==> sierra: inputs <==
==> flow/design.v <==
module atan
(
    input                       clk         ,
    input                       rst_n       ,
    input                       trig        ,
    output                      vld         ,
    input       signed  [16:0]  para_in     ,
    output  reg signed  [11:0]  atany            
);
reg                     run_latch   ;
reg             [3:0]   cnt         ;
reg     signed  [18:0]  tmp1        ;
reg     signed  [18:0]  tmp2        ;
wire    signed  [19:0]  y0          ;
reg     signed  [19:0]  xr          ;
reg     signed  [19:0]  yr          ;
reg     signed  [19:0]  x2          ;
reg     signed  [19:0]  y2          ;
always @(posedge clk or negedge rst_n)
begin
    if (!rst_n)
        run_latch <= 1'b0;
    else
    begin
        if (trig)
            run_latch <= 1'b1;
        else if (cnt == 4'd9)
            run_latch <= 1'b0;
    end
end
always @(posedge clk or negedge rst_n)
begin
    if (!rst_n)
        cnt <= 4'd0;
    else
    begin
        if (run_latch)
            cnt <= cnt + 4'd1;
        else
            cnt <= 4'd0;
    end
end
assign vld = (cnt == 4'd10);
assign y0 = para_in<<2;
always @(*)
begin
    if (run_latch)
    begin
        case(cnt)
            4'd0:
            begin
                tmp1 = y2>>>1;
                tmp2 = x2>>>1;
            end
            4'd1:
            begin
                tmp1 = y2>>>2;
                tmp2 = x2>>>2;
            end
            4'd2:
            begin
                tmp1 = y2>>>3;
                tmp2 = x2>>>3;
            end
            4'd3:
            begin
                tmp1 = y2>>>4;
                tmp2 = x2>>>4;
            end
            4'd4:
            begin
                tmp1 = y2>>>5;
                tmp2 = x2>>>5;
            end
            4'd5:
            begin
                tmp1 = y2>>>6;
                tmp2 = x2>>>6;
            end
            4'd6:
            begin
                tmp1 = y2>>>7;
                tmp2 = x2>>>7;
            end
            4'd7:
            begin
                tmp1 = y2>>>8;
                tmp2 = x2>>>8;
            end
            4'd8:
            begin
                tmp1 = y2>>>9;
                tmp2 = x2>>>9;
            end
            4'd9:
            begin
                tmp1 = y2>>>10;
                tmp2 = x2>>>10;
            end
            default:     
            begin
                tmp1 = 19'd0;
                tmp2 = 19'd0;
            end
        endcase
    end
    else
    begin
        tmp1 = 19'd0;
        tmp2 = 19'd0;
    end
end
always @(*)
begin
    if (run_latch)
    begin
        if ((x2[19] == y2[19]) | (x2 == 20'd0) | (y2 == 20'd0))
        begin
            xr = x2 + tmp1;
            yr = y2 - tmp2;
        end
        else
        begin
            xr = x2 - tmp1;
            yr = y2 + tmp2;
        end
    end
    else
    begin
        xr = 20'd0;
        yr = 20'd0;
    end
end
always @(posedge clk or negedge rst_n)
begin
    if (!rst_n)
    begin
        x2 <= 20'd0;
        y2 <= 20'd0;
    end
    else
    begin
        if (trig)
        begin
            if (~para_in[16]) 
            begin
                x2 <= 20'd1024 + y0;
                y2 <= y0 - 20'd1024;
            end
            else  
            begin
                x2 <= 20'd1024 - y0;
                y2 <= y0 + 20'd1024;
            end
        end
        else if (run_latch)
        begin
            x2 <= xr;
            y2 <= yr;
        end
    end
end
always @(posedge clk or negedge rst_n)
begin
    if (!rst_n)
        atany <= 12'd0;
    else 
    begin
        if (trig)
        begin
            if (~para_in[16]) 
                atany <= 12'd804;
            else 
                atany <= 12'd3292;
        end
        else if (run_latch)
        begin
            case (cnt)
                4'd0: 
                begin
                    if ((x2[19] == y2[19]) | (x2 == 20'd0) | (y2 == 20'd0))
                        atany <= atany + 12'd475;
                    else
                        atany <= atany - 12'd475;
                end
                4'd1: 
                begin
                    if ((x2[19] == y2[19]) | (x2 == 20'd0) | (y2 == 20'd0)) 
                        atany <= atany + 12'd251;
                    else
                        atany <= atany - 12'd251;
                end
                4'd2: 
                begin
                    if ((x2[19] == y2[19]) | (x2 == 20'd0) | (y2 == 20'd0)) 
                        atany <= atany + 12'd127;
                    else
                        atany <= atany - 12'd127;
                end
                4'd3: 
                begin
                    if ((x2[19] == y2[19]) | (x2 == 20'd0) | (y2 == 20'd0))
                        atany <= atany + 12'd64;
                    else
                        atany <= atany - 12'd64;
                end
                4'd4: 
                begin
                    if ((x2[19] == y2[19]) | (x2 == 20'd0) | (y2 == 20'd0))
                        atany <= atany + 12'd32;
                    else
                        atany <= atany - 12'd32;
                end
                4'd5: 
                begin
                    if ((x2[19] == y2[19]) | (x2 == 20'd0) | (y2 == 20'd0))
                        atany <= atany + 12'd16;
                    else
                        atany <= atany - 12'd16;
                end
                4'd6: 
                begin
                    if ((x2[19] == y2[19]) | (x2 == 20'd0) | (y2 == 20'd0))
                        atany <= atany + 12'd8;
                    else
                        atany <= atany - 12'd8;
                end
                4'd7: 
                begin
                    if ((x2[19] == y2[19]) | (x2 == 20'd0) | (y2 == 20'd0))
                        atany <= atany + 12'd4;
                    else
                        atany <= atany - 12'd4;
                end
                4'd8: 
                begin
                    if ((x2[19] == y2[19]) | (x2 == 20'd0) | (y2 == 20'd0))
                        atany <= atany + 12'd2;
                    else
                        atany <= atany - 12'd2;
                end
                4'd9: 
                begin
                    if ((x2[19] == y2[19]) | (x2 == 20'd0) | (y2 == 20'd0))
                        atany <= atany + 12'd1;
                    else
                        atany <= atany - 12'd1;
                end
            endcase
        end
    end
end
endmodule
==> flow/run.sh <==
#!/bin/bash
# the make line also repeats each setting of config.mk as NAME=value (left out here)
make -C /OpenROAD-flow-scripts/flow DESIGN_CONFIG=/design/flow/config.mk WORK_HOME=/design/flow/orfs CLKGATE_MAP_FILE= finish
==> flow/config.mk <==
export PLATFORM = sky130hd
export DESIGN_NAME = atan
export DESIGN_NICKNAME = atan
export VERILOG_FILES = /design/flow/design.v
export SDC_FILE = /design/flow/constraint.sdc
export NUM_CORES = 4
export LEC_CHECK = 0
export ABC_AREA = 1
export CAP_MARGIN = 40
export CELL_PAD_IN_SITES_DETAIL_PLACEMENT = 0
export CORE_ASPECT_RATIO = 0.6
export CORE_MARGIN = 10
export CORE_UTILIZATION = 51
export CTS_CLUSTER_SIZE = 73
export GPL_ROUTABILITY_DRIVEN = 0
export GPL_TIMING_DRIVEN = 0
export HOLD_SLACK_MARGIN = 0.19
export MIN_ROUTING_LAYER = met2
export PLACE_DENSITY = 0.66
export SETUP_SLACK_MARGIN = 0.28
export SLEW_MARGIN = 10
export TNS_END_PERCENT = 70
==> flow/constraint.sdc <==
create_clock -name core_clock -period 4.28 [get_ports {clk}]
set_input_delay 0.8560 -clock core_clock [delete_from_list [all_inputs] [get_ports {clk}]]
set_output_delay 0.8560 -clock core_clock [all_outputs]
set_load 0.01 [all_outputs]
==> inputs of tundra, as changes to sierra <==
- CAP_MARGIN: 40 -> 20
- CELL_PAD_IN_SITES_DETAIL_PLACEMENT: 0 -> unset
- CORE_ASPECT_RATIO: 0.6 -> unset
- CORE_MARGIN: 10 -> 2
- CORE_UTILIZATION: 51 -> 70
- CTS_CLUSTER_DIAMETER: unset -> 57
- CTS_CLUSTER_SIZE: 73 -> 49
- GPL_ROUTABILITY_DRIVEN: 0 -> unset
- GPL_TIMING_DRIVEN: 0 -> unset
- HOLD_SLACK_MARGIN: 0.19 -> unset
- MIN_ROUTING_LAYER: met2 -> unset
- PLACE_DENSITY: 0.66 -> 0.73
- SETUP_SLACK_MARGIN: 0.28 -> 0.88
- SLEW_MARGIN: 10 -> 20
- TNS_END_PERCENT: 70 -> unset
==> flow/constraint.sdc (replaced) <==
create_clock -name core_clock -period 3.1 [get_ports {clk}]
set_input_delay 0.6200 -clock core_clock [delete_from_list [all_inputs] [get_ports {clk}]]
set_output_delay 0.6200 -clock core_clock [all_outputs]
set_load 0.01 [all_outputs]
==> inputs of cedar, as changes to sierra <==
- ABC_AREA: 1 -> 0
- CAP_MARGIN: 40 -> 20
- CELL_PAD_IN_SITES_DETAIL_PLACEMENT: 0 -> unset
- CELL_PAD_IN_SITES_GLOBAL_PLACEMENT: unset -> 3
- CORE_ASPECT_RATIO: 0.6 -> 0.5
- CORE_MARGIN: 10 -> 2
- CORE_UTILIZATION: 51 -> 40
- CTS_CLUSTER_DIAMETER: unset -> 208
- CTS_CLUSTER_SIZE: 73 -> 99
- GPL_TIMING_DRIVEN: 0 -> unset
- HOLD_SLACK_MARGIN: 0.19 -> unset
- MIN_ROUTING_LAYER: met2 -> unset
- PLACE_DENSITY: 0.66 -> unset
- PLACE_DENSITY_LB_ADDON: unset -> 0.3
- SETUP_SLACK_MARGIN: 0.28 -> unset
- SLEW_MARGIN: 10 -> 20
- TNS_END_PERCENT: 70 -> 20
==> flow/constraint.sdc (replaced) <==
create_clock -name core_clock -period 6.0 [get_ports {clk}]
set_input_delay 1.2000 -clock core_clock [delete_from_list [all_inputs] [get_ports {clk}]]
set_output_delay 1.2000 -clock core_clock [all_outputs]
set_load 0.01 [all_outputs]
==> inputs of yarrow, as changes to sierra <==
- ABC_AREA: 1 -> unset
- CAP_MARGIN: 40 -> 5
- CELL_PAD_IN_SITES_DETAIL_PLACEMENT: 0 -> unset
- CELL_PAD_IN_SITES_GLOBAL_PLACEMENT: unset -> 3
- CORE_ASPECT_RATIO: 0.6 -> unset
- CORE_MARGIN: 10 -> 2
- CORE_UTILIZATION: 51 -> 39
- CTS_CLUSTER_SIZE: 73 -> 55
- GPL_ROUTABILITY_DRIVEN: 0 -> unset
- GPL_TIMING_DRIVEN: 0 -> unset
- HOLD_SLACK_MARGIN: 0.19 -> unset
- MIN_ROUTING_LAYER: met2 -> unset
- PLACE_DENSITY: 0.66 -> unset
- SETUP_SLACK_MARGIN: 0.28 -> 0.23
- SLEW_MARGIN: 10 -> 20
- TNS_END_PERCENT: 70 -> unset
==> flow/constraint.sdc (replaced) <==
create_clock -name core_clock -period 3.72 [get_ports {clk}]
set_input_delay 0.7440 -clock core_clock [delete_from_list [all_inputs] [get_ports {clk}]]
set_output_delay 0.7440 -clock core_clock [all_outputs]
set_load 0.01 [all_outputs]
==> results.yml <==
# implementation run metrics
status:
  status: "no timing/DRC/antenna violations"
logic_synthesis:
  yosys.area_share.simple_pct: 20.7
  syn-instance-count: 1393
  syn-cell-area_mm2: 0.0101
  synth.cellmix.compoundShare_pct: 35.2
  fa_ha_area_share_pct: 10.3
  synth.largest_area_cell: "dfrtp_1"
  ys_seq_share_pct: 14.1
clocking:
  numCtsBuffers: 9
  cts_sinks: 57
place:
  port_buffers: 32
  dp_cells: 1697
grt:
  grt_use_met1_pct: 42.9
# the run above: cedar

==> results.yml <==
# implementation run metrics
logic_synthesis:
  syn-cell-area_mm2: 0.0106
  fa_ha_area_share_pct: 9.88
  synth.top_cell.area_share_pct: 14.7
  synth.cellmix.compoundShare_pct: 23.4
  syn-instance-count: 1818
  ys_seq_share_pct: 13.5
  edf_count: 0
  yosys.area_share.simple_pct: 35.4
  top_cell: "nand2_1"
  synth.largest_area_cell: "nand2_1"
floorplan:
  die_h_um: 127
  initial_core_util_pct: 72.1
status:
  lastStage: "3_5_place_dp"
  status: "stopped before the end"
  tool.error: "[ERROR DPL-0033] detailed placement checks failed during check placement."
place:
  gp_congestion: 1.20
  port_buffers: 32
# the run above: tundra

==> results.yml <==
# implementation run metrics
status:
  status: "finished with violations"
  violations: "setup timing"
worst_setup_path:
  path_buffers: 3
  startpoint_type: "flip-flop"
  path_max_fanout: 5
grt:
  overflow: 0
  grt_use_met1_pct: 48.0
logic_synthesis:
  yosys.area_share.simple_pct: 20.7
  ys_seq_share_pct: 14.1
  synth.largest_area_cell: "dfrtp_1"
  syn-instance-count: 1393
  synth.cellmix.compoundShare_pct: 35.2
  synthTopCellsByArea: "dfrtp_1, ha_1, xnor2_1"
place:
  port_buffers: 32
  dp_cells: 2108
detailed_routing:
  highest_layer: "met5"
final_timing:
  setup_viol: 37
  setup_slack_ps: -913
  hold_ws_ps: 425
clocking:
  numCtsBuffers: 9
  cts_sinks: 57
# the run above: yarrow

==> results.yml <==
# implementation run metrics
status:
  status: "stopped before the end"
  lastStage: "5_1_grt"
  tool.error: "[ERROR GRT-0116] Global routing finished with congestion. Check the congestion regions in the DRC Viewer."
clocking:
  cts_sinks: 57
  numCtsBuffers: 9
logic_synthesis:
  syn-instance-count: 1818
  synth.cellmix.compoundShare_pct: 23.4
  synth.largest_area_cell: "nand2_1"
  fa_ha_area_share_pct: 9.88
  yosys.area_share.simple_pct: 35.4
grt:
  grt_use_met1_pct: 0
place:
  dp_cells: 2123
# the run above: sierra

